==> branch violet: inputs <==
==> flow/design.v (excerpt) <==
module cpu(clk,reset,s,load,in,out,N,V,Z,w);
  input clk, reset, s, load;
  input [15:0] in;
  output [15:0] out;
  output N, V, Z, w;
  wire [15:0] instruction_out;
  wire loada,loadb,loads,loadc,write,asel,bsel;
  wire [2:0] status;
  wire [1:0] op, ALUop, shift, vsel;
  wire [2:0] opcode, readnum, writenum, nsel;  
  wire [15:0] sximm5, sximm8; 
  wire [15:0] mdata = 16'b0;
  wire [7:0] PC = 8'b0;
  vDFFE #(16) instruct_reg(clk, load , in, instruction_out);  
  instruct_decoder decoder(   .instruction_out(instruction_out),
			        .nsel(nsel),
				.opcode(opcode),
				.op(op),
				.ALUop(ALUop),
				.sximm5(sximm5),
				.sximm8(sximm8),
				.shift(shift),
				.readnum(readnum),
				.writenum(writenum)
  );
  FSM state_machine(    .clk(clk),
			.reset(reset),
			.s(s),
			.w(w),
			.opcode(opcode),
			.op(op),
			.nsel(nsel),
			.loada(loada),
			.loadb(loadb),
			.loadc(loadc),
			.loads(loads),
			.vsel(vsel),
			.write(write),
			.asel(asel),
			.bsel(bsel)
  );
  datapath DP(          .clk(clk),
			.readnum(readnum),
  ...
==> flow/config.mk <==
export PLATFORM = sky130hd
export DESIGN_NAME = cpu
export DESIGN_NICKNAME = cpu
export VERILOG_FILES = /design/flow/design.v
export SDC_FILE = /design/flow/constraint.sdc
export NUM_CORES = 4
export LEC_CHECK = 0
export ABC_AREA = 1
export CAP_MARGIN = 20
export CORE_MARGIN = 2
export CORE_UTILIZATION = 70
export CTS_CLUSTER_DIAMETER = 346
export CTS_CLUSTER_SIZE = 30
export HOLD_SLACK_MARGIN = 0.3
export SETUP_SLACK_MARGIN = -0.32
export SLEW_MARGIN = 20
==> flow/constraint.sdc <==
create_clock -name core_clock -period 3.24 [get_ports {clk}]
set_input_delay 0.6480 -clock core_clock [delete_from_list [all_inputs] [get_ports {clk}]]
set_output_delay 0.6480 -clock core_clock [all_outputs]
set_load 0.01 [all_outputs]
run.sh (not shown) runs the stock make flow with config.mk's settings and CLKGATE_MAP_FILE=.
==> inputs of branch tundra, as changes to branch violet <==
ABC_AREA = not set   (was 1)
CORE_UTILIZATION = 68   (was 70)
CTS_CLUSTER_DIAMETER = 234   (was 346)
CTS_CLUSTER_SIZE = 15   (was 30)
HOLD_SLACK_MARGIN = not set   (was 0.3)
PLACE_DENSITY = 0.35   (was not set)
SETUP_SLACK_MARGIN = 0.91   (was -0.32)
==> flow/constraint.sdc (replaced) <==
create_clock -name core_clock -period 3.18 [get_ports {clk}]
set_input_delay 0.6360 -clock core_clock [delete_from_list [all_inputs] [get_ports {clk}]]
set_output_delay 0.6360 -clock core_clock [all_outputs]
set_load 0.01 [all_outputs]
==> impl_metrics.ini <==
; implementation run metrics
[synthesis]
top_cell = nand2_1

[sta]
worst_slack_ps = -715
setup_viol = 16
final.setup_skew_ps = 21.7

[critical_path]
cp.depth = 27
crit_buf_inv = 2

[power]
seq_power_mw = 3.00

[cells_and_area]
areaGrowthSynthToFinish_pct = 19.7

[drt]
detail_route.iter0.violations = 1015
avgViaCountPerCell = 6.16

[status]
run_status = failed layout checks
failed_checks = setup timing
# the run above: branch violet

==> impl_metrics.ini <==
; flow metrics
[synthesis]
yosysTopAreaCell = edfxtp_1
ys.warnings.count = 8
top_area_share_pct = 57.2
netlist_area_um2 = 10200
top_cell = edfxtp_1

[place]
hpwl_mm = 20.0
globalplace.congestion = 0.961

[cts]
clock_path_buffers = 3
numCtsBuffers = 17

[status]
error = [ERROR DPL-0038] Utilization greater than 100%, impossible to legalize
run_status = did not finish
stop_stage = 5_1_grt

[floorplan]
die_width_um = 127
fp-row-count = 44
# the run above: branch tundra


==> v2 <==
Starting RTL as in the previous note.
make LEC_CHECK=0 ABC_AREA=0 CAP_MARGIN=20 CELL_PAD_IN_SITES_DETAIL_PLACEMENT=0 CORE_ASPECT_RATIO=0.85 CORE_MARGIN=8 CORE_UTILIZATION=64 CTS_CLUSTER_DIAMETER=363 HOLD_SLACK_MARGIN=0.21 MIN_ROUTING_LAYER=met2 PLACE_DENSITY_LB_ADDON=0.29 SETUP_SLACK_MARGIN=-0.02 SLEW_MARGIN=20 finish   # period 4.27 ns
==> inputs of v20, as changes to v2 <==
==> flow/config.mk (replaced) <==
export PLATFORM = sky130hd
export DESIGN_NAME = cpu
export DESIGN_NICKNAME = cpu
export VERILOG_FILES = /design/flow/design.v
export SDC_FILE = /design/flow/constraint.sdc
export NUM_CORES = 4
export LEC_CHECK = 0
export ABC_AREA = 1
export CAP_MARGIN = 20
export CORE_MARGIN = 2
export CORE_UTILIZATION = 68
export SLEW_MARGIN = 20
export TNS_END_PERCENT = 5
==> flow/constraint.sdc (replaced) <==
create_clock -name core_clock -period 3.04 [get_ports {clk}]
set_input_delay 0.6080 -clock core_clock [delete_from_list [all_inputs] [get_ports {clk}]]
set_output_delay 0.6080 -clock core_clock [all_outputs]
set_load 0.01 [all_outputs]
==> comparison table <==
metric                                                                             v20                        v2
Worst rel slew slack                                                             28.4%                     25.2%
Total wire length after detailed routing                                       29.1 mm                   28.7 mm
R2R cell count                                                                      28                        19
GRT Total Usage                                                                  35.2%                     41.0%
OpenROAD warning count                                                              46                        42
Comb. pwr                                                                     0.960 mW                  0.750 mW
Max Fanout on Critical Path                                                          6                         8
Area fraction in full adders, half adders and majority gates                     5.78%                     5.81%
Status                                                        finished with violations  finished with violations
Layout check failures                                                     setup timing              setup timing
Worst setup slack for register-to-register paths                              -0.79 ns                  -0.40 ns
Net Sw Frac                                                                      25.1%                     26.3%
Final critical-path required period                                            3.83 ns                   4.67 ns
Number of rows created at floorplan                                                 45                        42

==> run a <==
Starting RTL as in the previous note.
Settings: LEC_CHECK=0, ABC_AREA=0, CAP_MARGIN=30, CELL_PAD_IN_SITES_DETAIL_PLACEMENT=0, CELL_PAD_IN_SITES_GLOBAL_PLACEMENT=3, CORE_ASPECT_RATIO=0.85, CORE_MARGIN=8, CORE_UTILIZATION=64, CTS_CLUSTER_DIAMETER=363, CTS_CLUSTER_SIZE=100, GPL_TIMING_DRIVEN=0, MIN_ROUTING_LAYER=met1, PLACE_DENSITY_LB_ADDON=0.29, SLEW_MARGIN=20; clock period 9.7 ns.
==> inputs of run b, as changes to run a <==
- ABC_AREA: 0 -> 1
- CAP_MARGIN: 30 -> 20
- CELL_PAD_IN_SITES_DETAIL_PLACEMENT: 0 -> not set
- CELL_PAD_IN_SITES_GLOBAL_PLACEMENT: 3 -> not set
- CORE_ASPECT_RATIO: 0.85 -> not set
- CORE_MARGIN: 8 -> 2
- CORE_UTILIZATION: 64 -> 68
- CTS_CLUSTER_DIAMETER: 363 -> not set
- CTS_CLUSTER_SIZE: 100 -> 31
- GPL_TIMING_DRIVEN: 0 -> not set
- MIN_ROUTING_LAYER: met1 -> not set
- PLACE_DENSITY_LB_ADDON: 0.29 -> not set
==> flow/constraint.sdc (replaced) <==
create_clock -name core_clock -period 3.69 [get_ports {clk}]
set_input_delay 0.7380 -clock core_clock [delete_from_list [all_inputs] [get_ports {clk}]]
set_output_delay 0.7380 -clock core_clock [all_outputs]
set_load 0.01 [all_outputs]
==> inputs of run c, as changes to run a <==
- ABC_AREA: 0 -> not set
- CAP_MARGIN: 30 -> 20
- CELL_PAD_IN_SITES_DETAIL_PLACEMENT: 0 -> 1
- CELL_PAD_IN_SITES_GLOBAL_PLACEMENT: 3 -> not set
- CORE_ASPECT_RATIO: 0.85 -> not set
- CORE_MARGIN: 8 -> 2
- CORE_UTILIZATION: 64 -> 40
- CTS_CLUSTER_DIAMETER: 363 -> not set
- CTS_CLUSTER_SIZE: 100 -> not set
- GPL_ROUTABILITY_DRIVEN: not set -> 0
- GPL_TIMING_DRIVEN: 0 -> not set
- HOLD_SLACK_MARGIN: not set -> 0.25
- MAX_ROUTING_LAYER: not set -> met4
- MIN_ROUTING_LAYER: met1 -> not set
- PLACE_DENSITY_LB_ADDON: 0.29 -> not set
==> flow/constraint.sdc (replaced) <==
create_clock -name core_clock -period 3.32 [get_ports {clk}]
set_input_delay 0.6640 -clock core_clock [delete_from_list [all_inputs] [get_ports {clk}]]
set_output_delay 0.6640 -clock core_clock [all_outputs]
set_load 0.01 [all_outputs]
==> results <==
Clock period minus final worst setup slack: run a -; run c 4.419 ns; run b 3.884 ns
Setup Fix Bufs, Post-CTS: run a -; run c 14; run b 13
Combined global-route utilization of all metal layers: run a -; run c 24.99%; run b 33.49%
Count of non-CTS inverters in the layout: run a -; run c 42; run b 132
Result of the run: run a aborted with a tool error; run c finished with violations; run b finished with violations
Failing step: run a 3_1_place_gp_skip_io; run c -; run b -
Reasons for failing layout checks: run a -; run c negative setup slack; run b negative setup slack
Startpoint of the most critical setup path: run a -; run c instruct_reg.out[9]; run b instruct_reg.out[11]
Clock tree skew after final layout: run a -; run c 0.02136 ns; run b 0.02102 ns
Sequential cell count: run a -; run c 208; run b 208
Diodes inserted: run a -; run c 1; run b 0
Number of H-tree branching levels: run a -; run c 1; run b 1
Ratio of routed vias to standard cells: run a -; run c 5.608; run b 5.993
Post-synthesis share of cell area spent on xor and xnor gates: run a 2.394%; run c 2.394%; run b 1.529%
Post-detailed-route DRC marker count: run a -; run c 0; run b 0
Crit path capture: run a -; run c DP.status_block.out[2]; run b DP.status_block.out[2]
Core utilization of the finished layout: run a -; run c 55.60%; run b 85.05%
Summed negative setup slack over all endpoints: run a -; run c -9.279 ns; run b -0.6659 ns
Cell with the largest stage delay on the worst path: run a -; run c sky130_fd_sc_hd__edfxtp_1; run b sky130_fd_sc_hd__edfxtp_1
Main power group: run a -; run c sequential cells; run b sequential cells
Stage-log warning count: run a -; run c 44; run b 46

==> fjord <==
cpu again, from the RTL that the note above started with.
==> flow/config.mk <==
export PLATFORM = sky130hd
export DESIGN_NAME = cpu
export DESIGN_NICKNAME = cpu
export VERILOG_FILES = /design/flow/design.v
export SDC_FILE = /design/flow/constraint.sdc
export NUM_CORES = 4
export LEC_CHECK = 0
export ABC_AREA = 0
export CAP_MARGIN = 30
export CELL_PAD_IN_SITES_DETAIL_PLACEMENT = 0
export CELL_PAD_IN_SITES_GLOBAL_PLACEMENT = 0
export CORE_ASPECT_RATIO = 0.85
export CORE_MARGIN = 8
export CORE_UTILIZATION = 46
export CTS_CLUSTER_DIAMETER = 363
export CTS_CLUSTER_SIZE = 26
export GPL_TIMING_DRIVEN = 0
export HOLD_SLACK_MARGIN = 0.13
export MIN_ROUTING_LAYER = met2
export PLACE_DENSITY_LB_ADDON = 0.29
export SETUP_SLACK_MARGIN = 2.74
export SLEW_MARGIN = 20
==> flow/constraint.sdc <==
create_clock -name core_clock -period 9.7 [get_ports {clk}]
set_input_delay 1.9400 -clock core_clock [delete_from_list [all_inputs] [get_ports {clk}]]
set_output_delay 1.9400 -clock core_clock [all_outputs]
set_load 0.01 [all_outputs]
==> willow (differences from fjord) <==
- CELL_PAD_IN_SITES_DETAIL_PLACEMENT: 0 -> unset
- CELL_PAD_IN_SITES_GLOBAL_PLACEMENT: 0 -> unset
- CORE_ASPECT_RATIO: 0.85 -> 1.14
- CORE_MARGIN: 8 -> 7
- CORE_UTILIZATION: 46 -> 71
- CTS_CLUSTER_DIAMETER: 363 -> 220
- CTS_CLUSTER_SIZE: 26 -> 17
- HOLD_SLACK_MARGIN: 0.13 -> unset
- MIN_ROUTING_LAYER: met2 -> unset
- PLACE_DENSITY: unset -> 0.56
- PLACE_DENSITY_LB_ADDON: 0.29 -> unset
- SETUP_SLACK_MARGIN: 2.74 -> unset
==> flow/constraint.sdc (replaced) <==
create_clock -name core_clock -period 3.91 [get_ports {clk}]
set_input_delay 0.7820 -clock core_clock [delete_from_list [all_inputs] [get_ports {clk}]]
set_output_delay 0.7820 -clock core_clock [all_outputs]
set_load 0.01 [all_outputs]
==> quartz (differences from fjord) <==
- CAP_MARGIN: 30 -> 20
- CELL_PAD_IN_SITES_DETAIL_PLACEMENT: 0 -> unset
- CELL_PAD_IN_SITES_GLOBAL_PLACEMENT: 0 -> unset
- CORE_ASPECT_RATIO: 0.85 -> unset
- CORE_MARGIN: 8 -> 2
- CORE_UTILIZATION: 46 -> 70
- CTS_CLUSTER_DIAMETER: 363 -> unset
- CTS_CLUSTER_SIZE: 26 -> 31
- GPL_TIMING_DRIVEN: 0 -> unset
- HOLD_SLACK_MARGIN: 0.13 -> unset
- MIN_ROUTING_LAYER: met2 -> unset
- PLACE_DENSITY_LB_ADDON: 0.29 -> 0.0
- SETUP_SLACK_MARGIN: 2.74 -> 0.79
==> flow/constraint.sdc (replaced) <==
create_clock -name core_clock -period 3.01 [get_ports {clk}]
set_input_delay 0.6020 -clock core_clock [delete_from_list [all_inputs] [get_ports {clk}]]
set_output_delay 0.6020 -clock core_clock [all_outputs]
set_load 0.01 [all_outputs]
==> zinc (differences from fjord) <==
- ABC_AREA: 0 -> unset
- CAP_MARGIN: 30 -> 20
- CELL_PAD_IN_SITES_DETAIL_PLACEMENT: 0 -> unset
- CELL_PAD_IN_SITES_GLOBAL_PLACEMENT: 0 -> unset
- CORE_ASPECT_RATIO: 0.85 -> unset
- CORE_MARGIN: 8 -> 2
- CORE_UTILIZATION: 46 -> 58
- CTS_CLUSTER_DIAMETER: 363 -> unset
- CTS_CLUSTER_SIZE: 26 -> unset
- GPL_TIMING_DRIVEN: 0 -> unset
- HOLD_SLACK_MARGIN: 0.13 -> unset
- MIN_ROUTING_LAYER: met2 -> unset
- PLACE_DENSITY_LB_ADDON: 0.29 -> unset
- SETUP_SLACK_MARGIN: 2.74 -> 0.88
==> flow/constraint.sdc (replaced) <==
create_clock -name core_clock -period 3.04 [get_ports {clk}]
set_input_delay 0.6080 -clock core_clock [delete_from_list [all_inputs] [get_ports {clk}]]
set_output_delay 0.6080 -clock core_clock [all_outputs]
set_load 0.01 [all_outputs]
==> notes <==
Fmax: fjord < willow < zinc.
The highest clock skew belongs to fjord, the lowest to zinc.
Synthesized area is the same in zinc and willow.
Clock power, highest first: zinc, willow, fjord.
First-iteration DRC count: zinc < willow < fjord.
Sequential share of layout area: zinc is lower than fjord (12 points).
Non-clock buffer count: willow is lower than zinc (119).
Against willow, the total power of zinc is larger by about 55%.
fjord completed without violations. quartz ended with an error in clock tree synthesis on DPL-0033. willow finished but failed the layout checks on setup timing. zinc finished with setup timing left.
Global-route usage: fjord < willow < zinc.
Worst hold slack, lowest first: fjord, willow, zinc.
The highest routed wire length belongs to zinc, the lowest to fjord.

==> 08-03: inputs <==
Starting RTL as in the previous note.
==> flow/config.mk <==
export PLATFORM = sky130hd
export DESIGN_NAME = cpu
export DESIGN_NICKNAME = cpu
export VERILOG_FILES = /design/flow/design.v
export SDC_FILE = /design/flow/constraint.sdc
export NUM_CORES = 4
export LEC_CHECK = 0
export CAP_MARGIN = 20
export CORE_MARGIN = 2
export CORE_UTILIZATION = 56
export CTS_CLUSTER_DIAMETER = 249
export MIN_ROUTING_LAYER = met2
export SLEW_MARGIN = 20
export TNS_END_PERCENT = 70
==> flow/constraint.sdc <==
create_clock -name core_clock -period 7.0 [get_ports {clk}]
set_input_delay 1.4000 -clock core_clock [delete_from_list [all_inputs] [get_ports {clk}]]
set_output_delay 1.4000 -clock core_clock [all_outputs]
set_load 0.01 [all_outputs]
==> 05-07: changes against 08-03 <==
==> flow/config.mk (replaced) <==
export PLATFORM = sky130hd
export DESIGN_NAME = cpu
export DESIGN_NICKNAME = cpu
export VERILOG_FILES = /design/flow/design.v
export SDC_FILE = /design/flow/constraint.sdc
export NUM_CORES = 4
export LEC_CHECK = 0
export ABC_AREA = 1
export CAP_MARGIN = 20
export CORE_MARGIN = 2
export CORE_UTILIZATION = 70
export CTS_CLUSTER_SIZE = 31
export SETUP_SLACK_MARGIN = -0.3
export SLEW_MARGIN = 20
==> flow/constraint.sdc (replaced) <==
create_clock -name core_clock -period 3.01 [get_ports {clk}]
set_input_delay 0.6020 -clock core_clock [delete_from_list [all_inputs] [get_ports {clk}]]
set_output_delay 0.6020 -clock core_clock [all_outputs]
set_load 0.01 [all_outputs]
==> 07-17: changes against 08-03 <==
==> flow/config.mk (replaced) <==
export PLATFORM = sky130hd
export DESIGN_NAME = cpu
export DESIGN_NICKNAME = cpu
export VERILOG_FILES = /design/flow/design.v
export SDC_FILE = /design/flow/constraint.sdc
export NUM_CORES = 4
export LEC_CHECK = 0
export ABC_AREA = 0
export CAP_MARGIN = 20
export CORE_MARGIN = 2
export CORE_UTILIZATION = 70
export CTS_CLUSTER_SIZE = 31
export PLACE_DENSITY = 0.37
export SETUP_SLACK_MARGIN = -0.3
export SLEW_MARGIN = 20
==> flow/constraint.sdc (replaced) <==
create_clock -name core_clock -period 3.69 [get_ports {clk}]
set_input_delay 0.7380 -clock core_clock [delete_from_list [all_inputs] [get_ports {clk}]]
set_output_delay 0.7380 -clock core_clock [all_outputs]
set_load 0.01 [all_outputs]
==> results.cfg <==
; physical design summary
[run_status]
status = no timing/DRC/antenna violations

[timing]
finalCritPeriodShare_pct = 77.0
fmax_mhz = 186

[drt]
wl_per_cell_microns = 22.3
met1_length_microns = 0
totalWireLength_mm = 25.7

[flow_run]
log.warning_count = 43

[synth]
top_cells_by_area = edfxtp_1, ha_1, nand2_1, o21ai_0, a21oi_1

[place]
place_inst = 1114
gp_congestion = 0.917

[layout]
synthToLayoutAreaGrowth_pct = 12.9
(the above is from 08-03)
==> results.cfg <==
; physical design summary
[run_status]
status = finished with violations
violations = negative setup slack

[timing]
finalSetupViolCount = 34
fin_ws_ps = -948
finalCritPeriodShare_pct = 132

[drt]
totalWireLength_mm = 31.8
met1_length_mm = 11.1

[flow_run]
log.warning_count = 46

[place]
gp_congestion = 0.928
(the above is from 05-07)
==> results.cfg <==
; physical design summary
[run_status]
status = finished with violations
violations = negative setup slack

[synth]
top_cells_by_area = edfxtp_1, ha_1, nand2_1, o21ai_0, a21oi_1

[clock_network]
cts.htree.levels = 1

[timing]
finalSetupViolCount = 44
finalCritPeriodShare_pct = 122
fin_ws_ps = -801
tns_ps = -6290

[layout]
synthToLayoutAreaGrowth_pct = 24.7

[place]
place_inst = 1179
gp_congestion = 0.966

[drt]
totalWireLength_mm = 30.5
wl_per_cell_microns = 24.7
met1_length_mm = 10.8

[flow_run]
log.warning_count = 46
(the above is from 07-17)
Power is estimated from default activity; no workload was simulated.
